==> run a: inputs <==
==> flow/design.v <==
module fullreg #(  parameter N = 16 )(
    input [N-1:0] d,
    output reg [N-1:0] q,
    input clk,
    input en,
    input clr,  
    input rst   
    );
always @(posedge clk,posedge rst) begin
    if(rst)
        q<=0;
    else    
    if(en==1)begin
        if(clr)
            q<=0;
        else
            q<=d;
    end
end
endmodule
module exp_adder_bias (
    input  wire [7:0] exp1,    
    input  wire [7:0] exp2,    
    output wire [7:0] exp_out  
);
    wire [8:0] sum;            
    wire [8:0] sum_minus_bias;
    assign sum = exp1 + exp2;
    assign sum_minus_bias = sum - 9'd127;
    assign exp_out = sum_minus_bias[7:0];
endmodule
module exp_normalizer (
    input  wire        msb_mult,    
    input  wire [7:0]  exp_in,      
    output wire [7:0]  exp_out      
);
    assign exp_out = msb_mult ? (exp_in + 8'd1) : exp_in;
endmodule
module mantissa_normalizer (
    input  wire [47:0] mult_out,    
    output wire [23:0] mant_out     
);
    assign mant_out = mult_out[47] ? 
                      mult_out[47:24] : 
                      mult_out[46:23];
endmodule
module mult24 (
    input  wire [23:0] a,    
    input  wire [23:0] b,    
    output wire [47:0] p     
);
    assign p = $unsigned(a) * $unsigned(b);
endmodule
module fp32mult (
    input  wire [31:0] x1,
    input  wire [31:0] x2,
    input  wire        en,
    input  wire        rst,
    input  wire        clk,
    output wire [31:0] y,
    output wire        ready
);
    wire [31:0] x1_reg;
    wire [31:0] x2_reg;
    fullreg #(32) reg_x1 (.clk(clk), .rst(rst), .clr(1'b0), .en(en), .d(x1), .q(x1_reg));
    fullreg #(32) reg_x2 (.clk(clk), .rst(rst), .clr(1'b0), .en(en), .d(x2), .q(x2_reg));
    wire sign1 = x1_reg[31];
    wire sign2 = x2_reg[31];
    wire [7:0] exp1 = x1_reg[30:23];
    wire [7:0] exp2 = x2_reg[30:23];
    wire [23:0] mant1 = {1'b1, x1_reg[22:0]};  
    wire [23:0] mant2 = {1'b1, x2_reg[22:0]};
    wire sign_result = sign1 ^ sign2;
    wire [7:0] exp_sum;
      wire en_d1;
    wire en_d2;
    exp_adder_bias exp_add_inst (
        .exp1(exp1),
        .exp2(exp2),
        .exp_out(exp_sum)
    );
    wire [47:0] mant_product;
    mult24 mult_inst (
        .a(mant1),
        .b(mant2),
        .p(mant_product)
    );
    wire [7:0] exp_norm;
    exp_normalizer exp_norm_inst (
        .msb_mult(mant_product[47]),
        .exp_in(exp_sum),
        .exp_out(exp_norm)
    );
    wire [23:0] mant_norm;
    mantissa_normalizer mant_norm_inst (
        .mult_out(mant_product),
        .mant_out(mant_norm)
    );
    wire [31:0] result_comb;
    assign result_comb = {sign_result, exp_norm, mant_norm[22:0]};
    fullreg #(32) reg_out (
        .clk(clk),
        .rst(rst),
        .clr(1'b0),
        .en(en_d1),
        .d(result_comb),
        .q(y)
    );
    fullreg #(1) reg_en_stage1 (
        .clk(clk),
        .rst(rst),
        .clr(1'b0),
        .en(1'b1),
        .d(en),
        .q(en_d1)
    );
    fullreg #(1) reg_en_stage2 (
        .clk(clk),
        .rst(rst),
        .clr(1'b0),
        .en(1'b1),
        .d(en_d1),
        .q(en_d2)
    );
    assign ready = en_d2;
endmodule
==> flow/run.sh <==
#!/bin/bash
# the make line also repeats each setting of config.mk as NAME=value (left out here)
make -C /OpenROAD-flow-scripts/flow DESIGN_CONFIG=/design/flow/config.mk WORK_HOME=/design/flow/orfs CLKGATE_MAP_FILE= finish
==> flow/config.mk <==
export PLATFORM = sky130hd
export DESIGN_NAME = fp32mult
export DESIGN_NICKNAME = fp32mult
export VERILOG_FILES = /design/flow/design.v
export SDC_FILE = /design/flow/constraint.sdc
export NUM_CORES = 4
export LEC_CHECK = 0
export ABC_AREA = 1
export CAP_MARGIN = 35
export CORE_MARGIN = 2
export CORE_UTILIZATION = 72
export CTS_CLUSTER_DIAMETER = 340
export CTS_CLUSTER_SIZE = 77
export GPL_ROUTABILITY_DRIVEN = 1
export MAX_ROUTING_LAYER = met4
export MIN_ROUTING_LAYER = met1
export PLACE_DENSITY = 0.64
export SETUP_SLACK_MARGIN = -0.66
export SLEW_MARGIN = 20
export TNS_END_PERCENT = 95
==> flow/constraint.sdc <==
create_clock -name core_clock -period 9.49 [get_ports {clk}]
set_input_delay 1.8980 -clock core_clock [delete_from_list [all_inputs] [get_ports {clk}]]
set_output_delay 1.8980 -clock core_clock [all_outputs]
set_load 0.01 [all_outputs]
==> run b (differences from run a) <==
- ABC_AREA: 1 -> default
- CAP_MARGIN: 35 -> 20
- CTS_CLUSTER_DIAMETER: 340 -> default
- GPL_ROUTABILITY_DRIVEN: 1 -> default
- MIN_ROUTING_LAYER: met1 -> default
- PLACE_DENSITY: 0.64 -> default
- PLACE_DENSITY_LB_ADDON: default -> 0.08
- SETUP_SLACK_MARGIN: -0.66 -> 2.07
- TNS_END_PERCENT: 95 -> 5
==> flow/constraint.sdc (replaced) <==
create_clock -name core_clock -period 6.98 [get_ports {clk}]
set_input_delay 1.3960 -clock core_clock [delete_from_list [all_inputs] [get_ports {clk}]]
set_output_delay 1.3960 -clock core_clock [all_outputs]
set_load 0.01 [all_outputs]
==> run c (differences from run a) <==
- ABC_AREA: 1 -> default
- CTS_CLUSTER_DIAMETER: 340 -> default
- CTS_CLUSTER_SIZE: 77 -> default
- SETUP_SLACK_MARGIN: -0.66 -> 2.11
==> flow/constraint.sdc (replaced) <==
create_clock -name core_clock -period 12.4 [get_ports {clk}]
set_input_delay 2.4800 -clock core_clock [delete_from_list [all_inputs] [get_ports {clk}]]
set_output_delay 2.4800 -clock core_clock [all_outputs]
set_load 0.01 [all_outputs]
==> qor summary <==
metric                                                                            run c                      run a                      run b
XOR/XNOR Area Share                                                              0.0135                    0.00683                     0.0135
Routed met1 length                                                              21.1 mm                    24.8 mm                    22.4 mm
Net count reported at finish                                                       3224                       3940                       3394
CP bufs+invs                                                                          7                          6                          7
# rows                                                                               64                         67                         64
Share of the synthesized area in the top cell type                                0.426                      0.396                      0.426
Average detailed-routed wire length per instance                                20.7 um                    18.1 um                    21.5 um
Combinational gate count                                                           1632                       1974                       1632
Final clock period utilization by the worst path                                  0.689                      0.773                       1.03
Post-synth area from yosys stat                                               22700 um2                  24400 um2                  22700 um2
Min-Delay Endpoint                                             reg_out.q[7]$_DFFE_PP0P_   reg_out.q[1]$_DFFE_PP0P_   reg_out.q[7]$_DFFE_PP0P_
Run status                                                      complete, no violations    complete, no violations   finished with violations
Reasons for failing layout checks                                                     -                          -               setup timing
Sequential cell area share                                                       0.0997                     0.0932                     0.0935
Core region area                                                              30700 um2                  33400 um2                  30700 um2
Capture instance of the worst register-to-register path       reg_out.q[10]$_DFFE_PP0P_  reg_out.q[26]$_DFFE_PP0P_  reg_out.q[20]$_DFFE_PP0P_
Number of buffers added for setup after CTS                                           0                          0                         25
Worst setup slack after placement                                               4.03 ns                    2.27 ns                  -0.284 ns
Met1 track utilization from global routing                                        0.486                      0.499                      0.488
Maximum number of pins on one net before global-route repair                         84                         67                         84
Slew at the pin with the worst max-slew slack                                  0.884 ns                   0.919 ns                    1.04 ns
Number of global-route vias before repair                                         19100                      22000                      20300
Required time reported for the critical path endpoint                          12.64 ns                    9.76 ns                    7.24 ns
Levels on crit path                                                                  25                         26                         25
Placed wire-length estimate after detailed placement                            47.7 mm                    53.8 mm                    51.1 mm
Termination of the worst setup path                           reg_out.q[10]$_DFFE_PP0P_  reg_out.q[26]$_DFFE_PP0P_  reg_out.q[20]$_DFFE_PP0P_
